== build 4 ==
## conv
module conv (
input [4:0] stride,
input  conv_enable, 
output reg [18:0] address1 , address2, write_address,
output reg end_reach, full_conv_end, dot_sum_end,
input clk,
input reset,
input [9:0] w1 ,h1,w2,h2,
output reg [9:0] width, height
  );
reg [9:0] H1_index_outer , V1_index_outer ;
reg [5:0]	v1_index_inner , h1_index_inner ;
reg dot_sum_start ;
always @ (posedge clk) begin	 
		if (reset) begin
			H1_index_outer = 0;
			V1_index_outer = 0;
			v1_index_inner = 0;
			h1_index_inner = 0;
			address1 = 0;
			address2 = 0;
			write_address = 0;
			end_reach = 0;
			dot_sum_end = 0;
			dot_sum_start = 1;
			full_conv_end = 0;
			width = 0;
			height = 0;
		end
		else if (conv_enable) begin
				if (dot_sum_start) begin
						v1_index_inner = 0;
						h1_index_inner = 0;
						dot_sum_start = 0;
						dot_sum_end =0;
				end	
				if (!full_conv_end) begin
					address1 = address1 + 2'b01;
					h1_index_inner = h1_index_inner + 2'b01 ;
  ...
Size: ~2900 cells after synthesis, roughly 110 flip-flops, ~24000 sq um of cells after synthesis.
==> flow/config.mk <==
export PLATFORM = sky130hd
export DESIGN_NAME = conv
export DESIGN_NICKNAME = conv
export VERILOG_FILES = /design/flow/design.v
export SDC_FILE = /design/flow/constraint.sdc
export NUM_CORES = 4
export LEC_CHECK = 0
export ABC_AREA = 0
export CAP_MARGIN = 20
export CORE_ASPECT_RATIO = 1.22
export CORE_MARGIN = 10
export CORE_UTILIZATION = 40
export CTS_CLUSTER_DIAMETER = 252
export CTS_CLUSTER_SIZE = 34
export GPL_ROUTABILITY_DRIVEN = 0
export GPL_TIMING_DRIVEN = 0
export HOLD_SLACK_MARGIN = -0.04
export SLEW_MARGIN = 20
export TNS_END_PERCENT = 15
==> flow/constraint.sdc <==
create_clock -name core_clock -period 5.94 [get_ports {clk}]
set_input_delay 1.1880 -clock core_clock [delete_from_list [all_inputs] [get_ports {clk}]]
set_output_delay 1.1880 -clock core_clock [all_outputs]
set_load 0.01 [all_outputs]
run.sh (not shown) runs the stock make flow with config.mk's settings and CLKGATE_MAP_FILE=.
Build 4: all stages done; final checks FAILED (setup timing).
> inputs changed (build 4 -> build 16)
# build 4
export LEC_CHECK = 0
export ABC_AREA = 0
export CAP_MARGIN = 20
export CORE_ASPECT_RATIO = 1.22
export CORE_MARGIN = 10
export CORE_UTILIZATION = 40
export CTS_CLUSTER_DIAMETER = 252
export CTS_CLUSTER_SIZE = 34
export GPL_ROUTABILITY_DRIVEN = 0
export GPL_TIMING_DRIVEN = 0
export HOLD_SLACK_MARGIN = -0.04
export SLEW_MARGIN = 20
export TNS_END_PERCENT = 15
create_clock -name core_clock -period 5.94 [get_ports {clk}]
# build 16
export LEC_CHECK = 0
export CAP_MARGIN = 20
export CORE_MARGIN = 2
export CORE_UTILIZATION = 40
export SLEW_MARGIN = 20
create_clock -name core_clock -period 10.6 [get_ports {clk}]
- Build 16 reached the end of the flow, and the finished layout is clean on the timing, DRC and antenna checks.
- Build 4 ended up with w2[5] as its timing startpoint of the critical path; build 16 ended up with stride[0].
- When build 16 is measured against build 4, its overall track demand over capacity in global routing turns out 1.3 points higher.
- Vias: build 16 below build 4
- Delta(initial DRC count, build 16 - build 4) < 0
- Re post-route fraction of the period consumed by the critical path: build 16 is 61 points down on build 4.
- On post-route total power, build 16 does better than build 4.
- The run with more routed wire is build 4, not build 16.
- Going from build 4 to build 16, relative contribution of the clock network to total power has increased, synthesis-to-layout area growth now sits lower.
--- input diff build 16..build 81 ---
# build 16
export LEC_CHECK = 0
export CAP_MARGIN = 20
export CORE_MARGIN = 2
export CORE_UTILIZATION = 40
export SLEW_MARGIN = 20
create_clock -name core_clock -period 10.6 [get_ports {clk}]
# build 81
export LEC_CHECK = 0
export CAP_MARGIN = 20
export CORE_MARGIN = 2
export CORE_UTILIZATION = 58
export SLEW_MARGIN = 20
create_clock -name core_clock -period 5.9 [get_ports {clk}]
### Flow results
What the final checks of build 81 revealed, after a flow that finished every stage, was a layout that fails on setup timing. Length in cells of the worst reg-to-reg path for build 81: 8 up relative to build 16. Unique cell type count in the Yosys netlist: build 81 vs build 16, no meaningful difference. When build 81 is set beside build 16, its length of the first detailed-routing pass in iterations turns out to be 2 larger. In the metrics for build 16 and build 81, the one carrying the higher worst-path maximum fanout is build 16. On number of logic gates, build 16 and build 81 are neck and neck. Going from build 16 to build 81, count of plain and timing-repair buffers rose 512; largest stage delay on the critical path shrank by 0.13 ns; fraction of the core area occupied by cells at floorplan increased 19 points. Looking at cell area, build 81 sits 21% higher than build 16 does. Build 81 ended with less core outline area than build 16. Relative to build 16, the global-route usage of build 81 is higher by 11 points.
The inputs of build 15 differ from those of build 81 as listed below.
# build 81
export LEC_CHECK = 0
export CAP_MARGIN = 20
export CORE_MARGIN = 2
export CORE_UTILIZATION = 58
export SLEW_MARGIN = 20
create_clock -name core_clock -period 5.9 [get_ports {clk}]
# build 15
export LEC_CHECK = 0
export CAP_MARGIN = 20
export CORE_MARGIN = 2
export CORE_UTILIZATION = 40
export SLEW_MARGIN = 20
create_clock -name core_clock -period 5.94 [get_ports {clk}]
Results
Build 15: flow complete, layout not clean; failing: setup timing. Clock slew seen by the registers of the worst setup and hold paths delta (build 15 -> build 81): insignificant. As of build 15, vertical die size had risen by more than 10% compared to build 81. Taking build 15 over build 81, the average wire per standard cell ratio works out to 0.910. Build 15 vs build 81, instance area at placement went up by 460 sq um.
Power figures rest on the tool's default switching activity, not on a simulated workload.
